==> try-zinc <==
==> flow/design.v <==
module sin_h(
    input signed [15:0] r_in,
    output signed [15:0] r_out
    );
     wire signed [15:0] a,b,c,d;
     assign a = r_in + (r_in >>> 2);
     assign b = (a >>> 4)+(r_in >>> 6);
     assign c = b+a; 
     assign d = (c >>> 5)+(r_in);
     assign r_out = d >>>1;     
endmodule
module cos_h(
    input signed [15:0] r,
    output signed [15:0] r_o
    );
    wire signed [15:0] a,b,c,d;
  assign a = r + (r >>> 2);
  assign b = r + (a >>> 2);
  assign c = b >>> 9;
  assign d = r + (r >>> 3);
  assign r_o = c+d;
endmodule
module sinh_23(
    input signed [15:0] rin,
    input S,
    output signed [15:0] rout
    );
     wire signed [15:0] a,b,c,d,e;
     assign a = (rin >>> 4)+ rin;
     assign b = rin + (rin >>> 9);
     assign c = b + (a >>> 7);
     assign d = c >>> 2;
     assign e = b >>> 3;
     assign rout = S? d:e;
endmodule
module cosh_23(
    input signed [15:0] ri,
    input sel,
    output signed [15:0] ro
    );
    wire signed [15:0] a,b,c,d;
    assign a = ri >>>7;
    assign b = (ri >>> 8)+ ri;
    assign c = b >>> 5;
    assign d = sel? c:b;
    assign ro = d + ri;
endmodule
module sinh_45(
    input signed [15:0] rin,
    input s,
    output signed [15:0] rout    
    );
    wire signed [15:0] a,b,c;
    assign a = rin >>> 4;
    assign b = rin >>> 5;
    assign c = s? a:b;
    assign rout = c;
endmodule
module cosh_45(
    input signed [15:0] rin,
    input s,
    output signed [15:0] rout    
    );
    wire signed [15:0] a,b,c;
    assign a = rin >>> 11;
    assign b = rin >>> 9;
    assign c = s? b:a;
    assign rout = rin + c;
endmodule
module stage_1(
    input signed [15:0] x_in,
    input signed [15:0] y_in,
    input signed [15:0] ang_in,
    input clk,
    input reset,
    output reg signed [15:0] x_out,
    output reg signed [15:0] y_out,
    output reg signed [15:0] ang_out
    );
    wire signed [15:0] p,q,u,v,abs_theta;
    assign abs_theta = ang_in[15] ? (~ang_in + 1'b1) : ang_in;
    reg signed [15:0] r,s,w,x,z,k; 
    sin_h S1(.r_in(y_in), .r_out(q));
    sin_h S2(.r_in(x_in), .r_out(u));
    cos_h C1(.r(x_in), .r_o(p));
    cos_h C2(.r(y_in), .r_o(v));
    always @(posedge clk, posedge reset)
    begin
    if(reset)
      begin
      x_out <= 16'b0000000000000000;
      y_out <= 16'b0000000000000000;
      ang_out <= 16'b0000000000000000;
      end
    else
    begin
      if (abs_theta <= 16'b0001000000000000)
         begin
         x_out <= x_in;
         y_out <= y_in;
         ang_out <= ang_in;
         end
      else 
         begin
         case(ang_in[15])
         1'b0: begin 
              x_out <= p+q; 
              y_out <= u+v; 
              ang_out <= ang_in - 16'b0010000000000000; 
              end
         1'b1: begin 
              x_out <= p-q; 
              y_out <= v-u; 
              ang_out <= ang_in + 16'b0010000000000000; 
              end
          endcase
         end
  end
end
endmodule
module stage_23(
    input signed [15:0] x_pr,
    input signed [15:0] y_pr,
    input signed [15:0] ang_pr,
    input clk,
    input reset,
    output reg signed [15:0] sx2_op,
    output reg signed [15:0] sy2_op,
    output reg signed [15:0] sa2_op
    );
  wire signed [15:0] abs_theta,o1,o2,o3,o4,w1,w2,w3,w4;
  assign abs_theta = ang_pr[15] ? (~ang_pr + 1'b1) : ang_pr;
  wire sel23;
  assign sel23 = (abs_theta > 16'b0000110000000000)?1'b1:1'b0;
  sinh_23 S1(.rin(x_pr),.S(sel23),.rout(o1));
  sinh_23 S2(.rin(y_pr),.S(sel23),.rout(o2));
  cosh_23 C1(.ri(x_pr),.sel(sel23),.ro(o3));
  cosh_23 C2(.ri(y_pr),.sel(sel23),.ro(o4)); 
always @(posedge clk, posedge reset)
begin
  if(reset)
      begin
      sx2_op <= 16'b0000000000000000;
      sy2_op<= 16'b0000000000000000;
      sa2_op <= 16'b0000000000000000;
      end
  else 
     begin
     if (abs_theta > 16'b0000110000000000 | abs_theta <= 16'b0000010000000000)
      begin
      sx2_op <= x_pr;
      sy2_op <= y_pr;
      sa2_op <= ang_pr;
      end
  else
      begin
         if(ang_pr[15])
          begin
          sx2_op <= o3 - o2;
          sy2_op <= o4 - o1;
          sa2_op <= sel23? (ang_pr + 16'b0001000000000000) : (ang_pr + 16'b0000100000000000);
          end
         else
          begin
          sx2_op <= o3 + o2;
          sy2_op <= o4 + o1;
          sa2_op <= sel23? (ang_pr - 16'b0001000000000000) : (ang_pr - 16'b0000100000000000);
          end
      end 
    end
end
endmodule  
module stage_45(
    input signed [15:0] sx2_op,
    input signed [15:0] sy2_op,
    input signed [15:0] sa2_op,
    input clk,
    input reset,
    output reg signed [15:0] x_nxt,
    output reg signed [15:0] y_nxt,
    output reg signed [15:0] ang_nxt
    );
    wire signed [15:0] o5,o6,o7,o8,w5,w6,w7,w8,abs_theta2;
    wire sel45;
    assign abs_theta2 = sa2_op[15] ? (~sa2_op + 1'b1) : sa2_op;
    assign sel45 = (abs_theta2 > 16'b0000001100000000)? 1'b1:1'b0;
sinh_45 S3(.rin(sx2_op),.s(sel45),.rout(o5));
sinh_45 S4(.rin(sy2_op),.s(sel45),.rout(o6));
cosh_45 C3(.rin(sx2_op),.s(sel45),.rout(o7));
cosh_45 C4(.rin(sy2_op),.s(sel45),.rout(o8));
always @(posedge clk, posedge reset)
begin
   if(reset)
      begin
      x_nxt <= 16'b0000000000000000;
      y_nxt <= 16'b0000000000000000;
      ang_nxt <= 16'b0000000000000000;
      end
   else
      begin
         if(abs_theta2 <= 16'b0000000100000000)
             begin
             x_nxt <= sx2_op;
             y_nxt <= sy2_op;
             ang_nxt <= sa2_op;
             end 
         else
             begin
             if(sa2_op[15])
                begin
                x_nxt <= o7 - o5;
                y_nxt <= o8 - o6;
                ang_nxt <= sel45? (sa2_op + 16'b0000010000000000) : (sa2_op + 16'b0000001000000000);
                end
             else
                begin
                x_nxt <= o7 + o5;
                y_nxt <= o8 + o6;
                ang_nxt <= sel45? (sa2_op - 16'b0000010000000000) : (sa2_op - 16'b0000001000000000);
                end
             end
      end
end
endmodule
module last_stage(
    input signed [15:0] x3,
    input signed [15:0] y3,
    input signed [15:0] ang3,
    input clk,
    input reset,
    output reg signed [15:0] xf,
    output reg signed [15:0] yf
    );
    wire signed [15:0] abs_theta,w1,w2,w3,w4,w5,w6;
    assign abs_theta = ang3[15] ? (~ang3 + 1'b1) : ang3;
    wire [3:0] k;
    assign k = abs_theta[15:12] + abs_theta[11];
    assign w1 = y3 >>> 9;
    assign w2 = x3 >>> 9;
    assign w3 = k*w1;
    assign w4 = k*w2;
    always @(posedge clk, posedge reset)
    begin
       if (reset)
         begin
         xf <= 16'b0000000000000000;
         yf <= 16'b0000000000000000;
         end
       else 
          begin
               if (ang3[15])
                 begin
                 xf <= x3 + w3;
                 yf <= y3 + w4;
                 end
               else 
                 begin
                 xf <= x3 - w3;
                 yf <= y3 - w4;
                 end
          end
    end
endmodule
`timescale 1ns / 100ps
module cordic_2taylor (
input clk,
input reset,
input signed [15:0] ang,
input signed [15:0] xin,
input signed [15:0] yin,
output signed [15:0] Xout,
output signed [15:0] Yout);
wire signed [15:0] x1, y1, theta1;           
wire signed [15:0] x2, y2, theta2;           
wire signed [15:0] x3, y3, theta3;           
    stage_1 S1(xin,yin,ang,clk,reset,x1,y1,theta1);
    stage_23 S2(x1,y1,theta1,clk,reset,x2,y2,theta2);
    stage_45 S3(x2,y2,theta2,clk,reset,x3,y3,theta3);
    last_stage S4(x3,y3,theta3,clk,reset,Xout,Yout);
endmodule
==> flow/run.sh <==
#!/bin/bash
# the make line also repeats each setting of config.mk as NAME=value (left out here)
make -C /OpenROAD-flow-scripts/flow DESIGN_CONFIG=/design/flow/config.mk WORK_HOME=/design/flow/orfs CLKGATE_MAP_FILE= finish
==> flow/config.mk <==
export PLATFORM = sky130hd
export DESIGN_NAME = cordic_2taylor
export DESIGN_NICKNAME = cordic_2taylor
export VERILOG_FILES = /design/flow/design.v
export SDC_FILE = /design/flow/constraint.sdc
export NUM_CORES = 4
export LEC_CHECK = 0
export ABC_AREA = 1
export CAP_MARGIN = 30
export CELL_PAD_IN_SITES_GLOBAL_PLACEMENT = 3
export CORE_ASPECT_RATIO = 0.53
export CORE_MARGIN = 7
export CORE_UTILIZATION = 42
export CTS_CLUSTER_DIAMETER = 21
export CTS_CLUSTER_SIZE = 91
export GPL_ROUTABILITY_DRIVEN = 1
export GPL_TIMING_DRIVEN = 0
export MAX_ROUTING_LAYER = met4
export MIN_ROUTING_LAYER = met2
export PLACE_DENSITY_LB_ADDON = 0.23
export SETUP_SLACK_MARGIN = 0.72
export SLEW_MARGIN = 20
export TNS_END_PERCENT = 50
==> flow/constraint.sdc <==
create_clock -name core_clock -period 9.13 [get_ports {clk}]
set_input_delay 1.8260 -clock core_clock [delete_from_list [all_inputs] [get_ports {clk}]]
set_output_delay 1.8260 -clock core_clock [all_outputs]
set_load 0.01 [all_outputs]
==> try-xenon: changes against try-zinc <==
Settings changed: ABC_AREA 1 to unset, CAP_MARGIN 30 to 20, CELL_PAD_IN_SITES_GLOBAL_PLACEMENT 3 to unset, CORE_ASPECT_RATIO 0.53 to unset, CORE_MARGIN 7 to 2, CORE_UTILIZATION 42 to 40, CTS_CLUSTER_DIAMETER 21 to unset, CTS_CLUSTER_SIZE 91 to unset, GPL_ROUTABILITY_DRIVEN 1 to unset, GPL_TIMING_DRIVEN 0 to unset, MAX_ROUTING_LAYER met4 to unset, MIN_ROUTING_LAYER met2 to unset, PLACE_DENSITY_LB_ADDON 0.23 to unset, SETUP_SLACK_MARGIN 0.72 to unset, TNS_END_PERCENT 50 to unset.
==> flow/constraint.sdc (replaced) <==
create_clock -name core_clock -period 9.78 [get_ports {clk}]
set_input_delay 1.9560 -clock core_clock [delete_from_list [all_inputs] [get_ports {clk}]]
set_output_delay 1.9560 -clock core_clock [all_outputs]
set_load 0.01 [all_outputs]
==> try-umber: changes against try-zinc <==
Settings changed: ABC_AREA 1 to unset, CAP_MARGIN 30 to 20, CELL_PAD_IN_SITES_GLOBAL_PLACEMENT 3 to unset, CORE_ASPECT_RATIO 0.53 to unset, CORE_MARGIN 7 to 2, CORE_UTILIZATION 42 to 64, CTS_CLUSTER_DIAMETER 21 to unset, CTS_CLUSTER_SIZE 91 to unset, GPL_ROUTABILITY_DRIVEN 1 to unset, GPL_TIMING_DRIVEN 0 to unset, MAX_ROUTING_LAYER met4 to unset, MIN_ROUTING_LAYER met2 to unset, PLACE_DENSITY_LB_ADDON 0.23 to unset, SETUP_SLACK_MARGIN 0.72 to -0.71, TNS_END_PERCENT 50 to unset.
==> flow/constraint.sdc (replaced) <==
create_clock -name core_clock -period 7.15 [get_ports {clk}]
set_input_delay 1.4300 -clock core_clock [delete_from_list [all_inputs] [get_ports {clk}]]
set_output_delay 1.4300 -clock core_clock [all_outputs]
set_load 0.01 [all_outputs]
==> comparison table <==
metric	try-zinc	try-umber	try-xenon
Overall fraction of global-route tracks in use	-	35.88%	21.39%
Number of fill cells in the layout	-	3316	7951
Routed wire per std cell	-	18.06 µm	15.74 µm
Worst-skew pair later-pin latency	-	0.51 ns	0.50 ns
Count of TritonRoute iterations in the first routing pass	-	6	6
Number of antenna violations at the first check in global routing	-	0	1
Tally of clock buffers in the finished layout	-	19	17
Cell total in the yosys stat output	4552	4147	4147
CP max stage delay	-	0.52 ns	0.53 ns
Clock buffer count from CTS	-	17	17
Maximum number of pins on one net before global-route repair	-	107	117
Number of core rows	72	82	104
Most Crowded Layer GR	-	met2	met2
Final RePlAce weighted congestion	-	0.9825	0.8884
Bufs and invs on worst path	-	6	5
Run status	aborted with a tool error	failed layout checks	complete, no violations
Failing step	global placement without I/O (3_1_place_gp_skip_io)	-	-
Reasons for failing layout checks	-	negative setup slack	-
Half-perimeter wire length of the detailed placement result	-	74460 µm	73100 µm
